Setup of build 46:
// ClockTest
module ClockTest(
	input clk,
	input rst,
	input btn,
	output reg [6:0] seg,  
	output reg [3:0] an,
	output reg buttons_pressed, 
	output reg buttons_released 
);
	wire is_divisible;  
   reg [7:0] counter;  
   reg [35:0] cnt;	 
   wire buttons_out;
	reg buttons_out_prev;
   wire [6:0] segments [15:0];  
	reg [3:0] ones;  
   reg [3:0] tens;  
	reg [3:0] s_ones;  
	reg [3:0] s_tens;  
   reg [6:0] refresh_counter;  
   reg refresh_flag;	 
   reg [7:0] clk_display;  
      assign segments[0] = 7'b1000000;   
      assign segments[1] = 7'b1111001;   
      assign segments[2] = 7'b0100100;   
      assign segments[3] = 7'b0110000;   
      assign segments[4] = 7'b0011001;   
      assign segments[5] = 7'b0010010;   
      assign segments[6] = 7'b0000010;   
      assign segments[7] = 7'b1111000;   
      assign segments[8] = 7'b0000000;   
      assign segments[9] = 7'b0010000;   
      assign segments[10] = 7'b0001000;  
      assign segments[11] = 7'b0000011;  
      assign segments[12] = 7'b1000110;  
      assign segments[13] = 7'b0100001;  
      assign segments[14] = 7'b0000110;  
      assign segments[15] = 7'b0001110;  
   button_debounce debounce (
		.clk(clk),
		.rst(rst),
		.button_in(btn),
		.button_out(buttons_out)
   );
  ...
Size: about 4300 cells after synthesis, roughly 16 I/O pins, roughly 30000 um2 of cells after synthesis.
clock: 55.3 ns
lec_check: 0
cap_margin: 20
cell_pad_in_sites_detail_placement: 0
cell_pad_in_sites_global_placement: 0
core_margin: 10
core_utilization: 64
cts_cluster_diameter: 236
cts_cluster_size: 24
gpl_routability_driven: 0
gpl_timing_driven: 0
place_density_lb_addon: 0.11
slew_margin: 20
run.sh (not shown) runs the stock make flow with config.mk's settings and CLKGATE_MAP_FILE=.
Inputs modified between build 46 and build 2:
==> flow/config.mk <==
export PLATFORM = sky130hd
export DESIGN_NAME = ClockTest
export DESIGN_NICKNAME = ClockTest
export VERILOG_FILES = /design/flow/design.v
export SDC_FILE = /design/flow/constraint.sdc
export NUM_CORES = 4
export LEC_CHECK = 0
export CAP_MARGIN = 20
export CORE_MARGIN = 2
export CORE_UTILIZATION = 61
export MAX_ROUTING_LAYER = met4
export SLEW_MARGIN = 20
==> flow/constraint.sdc <==
create_clock -name core_clock -period 32.8 [get_ports {clk}]
set_input_delay 6.5600 -clock core_clock [delete_from_list [all_inputs] [get_ports {clk}]]
set_output_delay 6.5600 -clock core_clock [all_outputs]
set_load 0.01 [all_outputs]
### Flow results
- Going from build 46 to build 2, layout buffering overhead excluding clock cells now sits higher; clock tree buffer count of the final layout now sits lower; final cell count now sits higher.
- Via count: build 2 > build 46
- Largest fanout on the critical path was lower in build 46 than in build 2.
- Compare build 2 and build 46 | share of power burned in registers lower: build 46
Here is what was changed in the inputs of build 93 compared with build 2.
--- a/flow/config.mk
+++ b/flow/config.mk
@@ -7,0 +8 @@
+export ABC_AREA = 1
@@ -10 +11,3 @@
-export CORE_UTILIZATION = 61
+export CORE_UTILIZATION = 70
+export CTS_CLUSTER_SIZE = 85
+export HOLD_SLACK_MARGIN = -0.1
==> flow/constraint.sdc <==
create_clock -name core_clock -period 45.2 [get_ports {clk}]
set_input_delay 9.0400 -clock core_clock [delete_from_list [all_inputs] [get_ports {clk}]]
set_output_delay 9.0400 -clock core_clock [all_outputs]
set_load 0.01 [all_outputs]
--- outcome ---
The final layout from build 93, which completed every stage, passed the timing, design-rule and antenna checks at the end of the flow. Between build 2 and build 93, the flow reports overall power after layout decreasing by more than a quarter. Final cell count is lower on build 2. Taking build 2 as the reference point, the total stage count of the critical path of build 93 rises by 24%. Going from build 2 to build 93, placeable core area level; post-synthesis cell count from yosys moved up.
#### Input delta (build 95 over build 93)
--- a/flow/config.mk
+++ b/flow/config.mk
@@ -8 +7,0 @@
-export ABC_AREA = 1
@@ -11,4 +10 @@
-export CORE_UTILIZATION = 70
-export CTS_CLUSTER_SIZE = 85
-export HOLD_SLACK_MARGIN = -0.1
-export MAX_ROUTING_LAYER = met4
+export CORE_UTILIZATION = 8
==> flow/constraint.sdc <==
create_clock -name core_clock -period 65.0 [get_ports {clk}]
set_input_delay 13.0000 -clock core_clock [delete_from_list [all_inputs] [get_ports {clk}]]
set_output_delay 13.0000 -clock core_clock [all_outputs]
set_load 0.01 [all_outputs]
==> results <==
Build 95 vs. build 93: utilization after layout went down 62 points, hold slack higher, number of vias per cell after detailed routing shows a reduction of 1.8.
Comparing build 93 and build 95, the higher setup slack is on build 95.
The largest family of logic cells by area comes out simple AND/OR/NAND/NOR gates in one run and AND-OR/OR-AND gates in the other, namely in build 93 and build 95 respectively.
[compare] base=build 93 new=build 95: count of instantiated cells in the yosys netlist went down 1392; required time of the worst setup path climbed 19.83 ns.
Summary of build 95 over build 93: relative slew slack higher, compound-gate portion of the synthesized area higher, portion of total power attributed to the clock network -5.6 points.

---

Setup of job 7738:
The RTL this note starts from:
==> flow/design.v <==
`timescale 1ns / 1ps
module button_debounce (
    input clk,        
    input rst,        
    input button_in,  
    output reg button_out  
);
    parameter integer DEBOUNCE_TIME = 200; 
    reg [19:0] counter;
    reg button_state;
    always @(posedge clk or posedge rst) begin
        if (rst) begin
            counter <= 0;
            button_state <= 0;
            button_out <= 0;
        end else begin
            if (button_in != button_state) begin
                counter <= counter + 1;
                if (counter >= DEBOUNCE_TIME) begin
                    button_state <= button_in;
                    button_out <= button_in;
                    counter <= 0;
                end
            end else begin
                counter <= 0;
            end
        end
    end
endmodule
`timescale 1ns / 1ps
module operatorremainder(
    input [35:0] n,
    output reg is_multiple
);
	parameter DIVISOR = 20000;
	reg [35:0] temp;
	reg [35:0] quotient;
	reg [35:0] remainder;
	integer i;
	always @(*) begin
        temp = n;
        quotient = 0;
        remainder = 0;
        for (i = 35; i >= 0; i = i - 1) begin
            quotient = (quotient << 1) | (temp[i] ? 1'b1 : 1'b0);
            if (quotient >= DIVISOR) begin
                quotient = quotient - DIVISOR;
                remainder = (remainder << 1) | 1'b1;
            end else begin
                remainder = (remainder << 1);
            end
        end
        is_multiple = (quotient == 0);
    end
endmodule
`timescale 1ns / 1ps
module ClockTest(
	input clk,
	input rst,
	input btn,
	output reg [6:0] seg,  
	output reg [3:0] an,
	output reg buttons_pressed, 
	output reg buttons_released 
);
	wire is_divisible;  
   reg [7:0] counter;  
   reg [35:0] cnt;	 
   wire buttons_out;
	reg buttons_out_prev;
   wire [6:0] segments [15:0];  
	reg [3:0] ones;  
   reg [3:0] tens;  
	reg [3:0] s_ones;  
	reg [3:0] s_tens;  
   reg [6:0] refresh_counter;  
   reg refresh_flag;	 
   reg [7:0] clk_display;  
      assign segments[0] = 7'b1000000;   
      assign segments[1] = 7'b1111001;   
      assign segments[2] = 7'b0100100;   
      assign segments[3] = 7'b0110000;   
      assign segments[4] = 7'b0011001;   
      assign segments[5] = 7'b0010010;   
      assign segments[6] = 7'b0000010;   
      assign segments[7] = 7'b1111000;   
      assign segments[8] = 7'b0000000;   
      assign segments[9] = 7'b0010000;   
      assign segments[10] = 7'b0001000;  
      assign segments[11] = 7'b0000011;  
      assign segments[12] = 7'b1000110;  
      assign segments[13] = 7'b0100001;  
      assign segments[14] = 7'b0000110;  
      assign segments[15] = 7'b0001110;  
   button_debounce debounce (
		.clk(clk),
		.rst(rst),
		.button_in(btn),
		.button_out(buttons_out)
   );
   operatorremainder remainder (
        .n(cnt),
        .is_multiple(is_divisible)
    );
   always @ (posedge clk or posedge rst) begin
      if (rst) begin  
         cnt <= 0;
         counter <= 0;
			ones <= 0;
			tens <= 0;
			s_ones <= 0;
			s_tens <= 0;
			clk_display <= 0;
			buttons_out_prev <= 0;
			buttons_pressed <= 0;
			buttons_released <= 0;
      end else begin
			if(cnt == 1_200_000 -1) begin 
				cnt <= 0;
				ones <= 0;
				tens <= 0;
				s_ones <= 0;
				s_tens <= 0;
				clk_display <= 0;
			end else begin
			if (is_divisible) begin 
				if(clk_display == 60) begin
					s_ones <= 0;
					s_tens <= 0;
				end else begin
					clk_display <= clk_display+1;
					if(s_ones == 9) begin
						s_ones <= 0;
						s_tens <= s_tens + 1;
					end else begin
						s_ones <= s_ones + 1;
					end
				end
			end
			buttons_out_prev <= buttons_out;
			buttons_pressed <= (buttons_out & ~buttons_out_prev);	  
			buttons_released <= (~buttons_out & buttons_out_prev);  
			if (buttons_pressed) begin
				if (ones == 9) begin
					ones <= 0;
					if (tens == 9) begin
						tens <= 0;
					end else begin
						tens <= tens + 1;
					end
				end else begin
				ones <= ones + 1;
				end
			end
			cnt <= cnt + 1;
         end   
      end
   end
	always @(posedge clk or posedge rst) begin
		if (rst) begin
			refresh_counter <= 0;
			refresh_flag <= 0;
		end else begin
		refresh_counter <= refresh_counter + 1;
		if (refresh_counter == 250) begin   
			refresh_counter <= 0;
			refresh_flag <= ~refresh_flag;
		end
		end
	end
	always @(posedge clk or posedge rst) begin
		if (rst) begin
			seg <= 7'b1111111;
			an <= 4'b1111;
		end else
		case (refresh_counter[6:5])
			2'b00: begin
				seg <= segments[ones];
				an <= 4'b1110; 
			end
			2'b01: begin
				seg <= segments[tens];
				an <= 4'b1101; 
			end
				2'b10: begin
				seg <= segments[s_ones];
				an <= 4'b1011; 
			end
				2'b11: begin
				seg <= segments[s_tens];
				an <= 4'b0111; 
			end
		endcase
end
endmodule
make LEC_CHECK=0 CAP_MARGIN=20 CORE_MARGIN=9 CORE_UTILIZATION=40 GPL_ROUTABILITY_DRIVEN=1 MIN_ROUTING_LAYER=met1 PLACE_DENSITY_LB_ADDON=0.07 SLEW_MARGIN=20 finish   # period 50.0 ns
Both conditions hold for job 7738: the flow ran to the end and the final layout passed the timing, design-rule and antenna checks.
What job 4486 does differently from job 7738 at the input level:
# job 7738
export LEC_CHECK = 0
export CAP_MARGIN = 20
export CORE_MARGIN = 9
export CORE_UTILIZATION = 40
export GPL_ROUTABILITY_DRIVEN = 1
export MIN_ROUTING_LAYER = met1
export PLACE_DENSITY_LB_ADDON = 0.07
export SLEW_MARGIN = 20
create_clock -name core_clock -period 50.0 [get_ports {clk}]
# job 4486
export LEC_CHECK = 0
export ABC_AREA = 1
export CAP_MARGIN = 30
export CELL_PAD_IN_SITES_DETAIL_PLACEMENT = 1
export CORE_ASPECT_RATIO = 0.71
export CORE_MARGIN = 10
export CORE_UTILIZATION = 40
export CTS_CLUSTER_DIAMETER = 236
export CTS_CLUSTER_SIZE = 69
export GPL_ROUTABILITY_DRIVEN = 0
export HOLD_SLACK_MARGIN = 0.08
export MAX_ROUTING_LAYER = met4
export SETUP_SLACK_MARGIN = 5.0
export SLEW_MARGIN = 5
export TNS_END_PERCENT = 10
create_clock -name core_clock -period 50.0 [get_ports {clk}]
Notes after the runs:
The flow did not stop early for job 4486: all stages ran, and the layout cleared the timing, design-rule and antenna checks.
Taking job 7738 as the reference point, the final cell count of job 4486 rises by 1,673.
Job 4486: wire length reported by the detailed router is 6.8% higher than what job 7738 reported.
In job 4486 the clock network fraction of total power turned out 4.0 points higher than in job 7738.
In the metrics for job 4486 and job 7738, the one carrying the lower number of inserted diodes is job 7738.
Cmp job 4486 and job 7738 / total routing resource utilization after global routing / lower: job 4486
[inputs] job 4820 vs job 4486
# job 4486
export LEC_CHECK = 0
export ABC_AREA = 1
export CAP_MARGIN = 30
export CELL_PAD_IN_SITES_DETAIL_PLACEMENT = 1
export CORE_ASPECT_RATIO = 0.71
export CORE_MARGIN = 10
export CORE_UTILIZATION = 40
export CTS_CLUSTER_DIAMETER = 236
export CTS_CLUSTER_SIZE = 69
export GPL_ROUTABILITY_DRIVEN = 0
export HOLD_SLACK_MARGIN = 0.08
export MAX_ROUTING_LAYER = met4
export SETUP_SLACK_MARGIN = 5.0
export SLEW_MARGIN = 5
export TNS_END_PERCENT = 10
create_clock -name core_clock -period 50.0 [get_ports {clk}]
# job 4820
export LEC_CHECK = 0
export CAP_MARGIN = 30
export CELL_PAD_IN_SITES_DETAIL_PLACEMENT = 1
export CORE_ASPECT_RATIO = 0.53
export CORE_MARGIN = 2
export CORE_UTILIZATION = 40
export GPL_ROUTABILITY_DRIVEN = 0
export HOLD_SLACK_MARGIN = 0.08
export PLACE_DENSITY_LB_ADDON = 0.27
export SETUP_SLACK_MARGIN = 5.0
export SLEW_MARGIN = 20
export TNS_END_PERCENT = 90
create_clock -name core_clock -period 50.0 [get_ports {clk}]
Results
Across job 4820 and job 4486, none had a timing, DRC or antenna violation.
The row count number comes out higher for job 4486 vs job 4820.
Against job 4486 as the reference, job 4820 delivers a higher iteration tally of the first detailed-router pass.
Of job 4820 and job 4486, job 4486 shows the higher clock network power share, with job 4820 below it.
Measured against job 4486, the routed wire length of job 4820 comes out at 1.15 times the reference value.
The number of buffers and inverters on the critical path reported for job 4820 is smaller than that of job 4486 by 6.
Critical path capture point = clk_display[7]: job 4486; critical path capture point = clk_display[6]: job 4820
Job 4820 packs its core more tightly than job 4486.
Inputs modified between job 4820 and job 1215:
# job 4820
export LEC_CHECK = 0
export CAP_MARGIN = 30
export CELL_PAD_IN_SITES_DETAIL_PLACEMENT = 1
export CORE_ASPECT_RATIO = 0.53
export CORE_MARGIN = 2
export CORE_UTILIZATION = 40
export GPL_ROUTABILITY_DRIVEN = 0
export HOLD_SLACK_MARGIN = 0.08
export PLACE_DENSITY_LB_ADDON = 0.27
export SETUP_SLACK_MARGIN = 5.0
export SLEW_MARGIN = 20
export TNS_END_PERCENT = 90
create_clock -name core_clock -period 50.0 [get_ports {clk}]
# job 1215
export LEC_CHECK = 0
export ABC_AREA = 0
export CAP_MARGIN = 20
export CORE_MARGIN = 7
export CORE_UTILIZATION = 65
export CTS_CLUSTER_DIAMETER = 260
export CTS_CLUSTER_SIZE = 99
export PLACE_DENSITY = 0.4
export SLEW_MARGIN = 20
create_clock -name core_clock -period 50.0 [get_ports {clk}]
## What came out
Job 1215 ends up with a die area that is 32% lower than in job 4820.
Worst path buffer plus inverter count on job 1215 is down relative to job 4820.
Fraction of area in multi-input gates: job 1215 higher than job 4820
When job 1215 is measured against job 4820, its worst hold slack turns out 0.019 ns lower.
Of job 1215 and job 4820, the run reporting the higher via count was job 4820.
Die outline height sits higher in job 1215 than in job 4820.
Power is estimated from default activity; no workload was simulated.
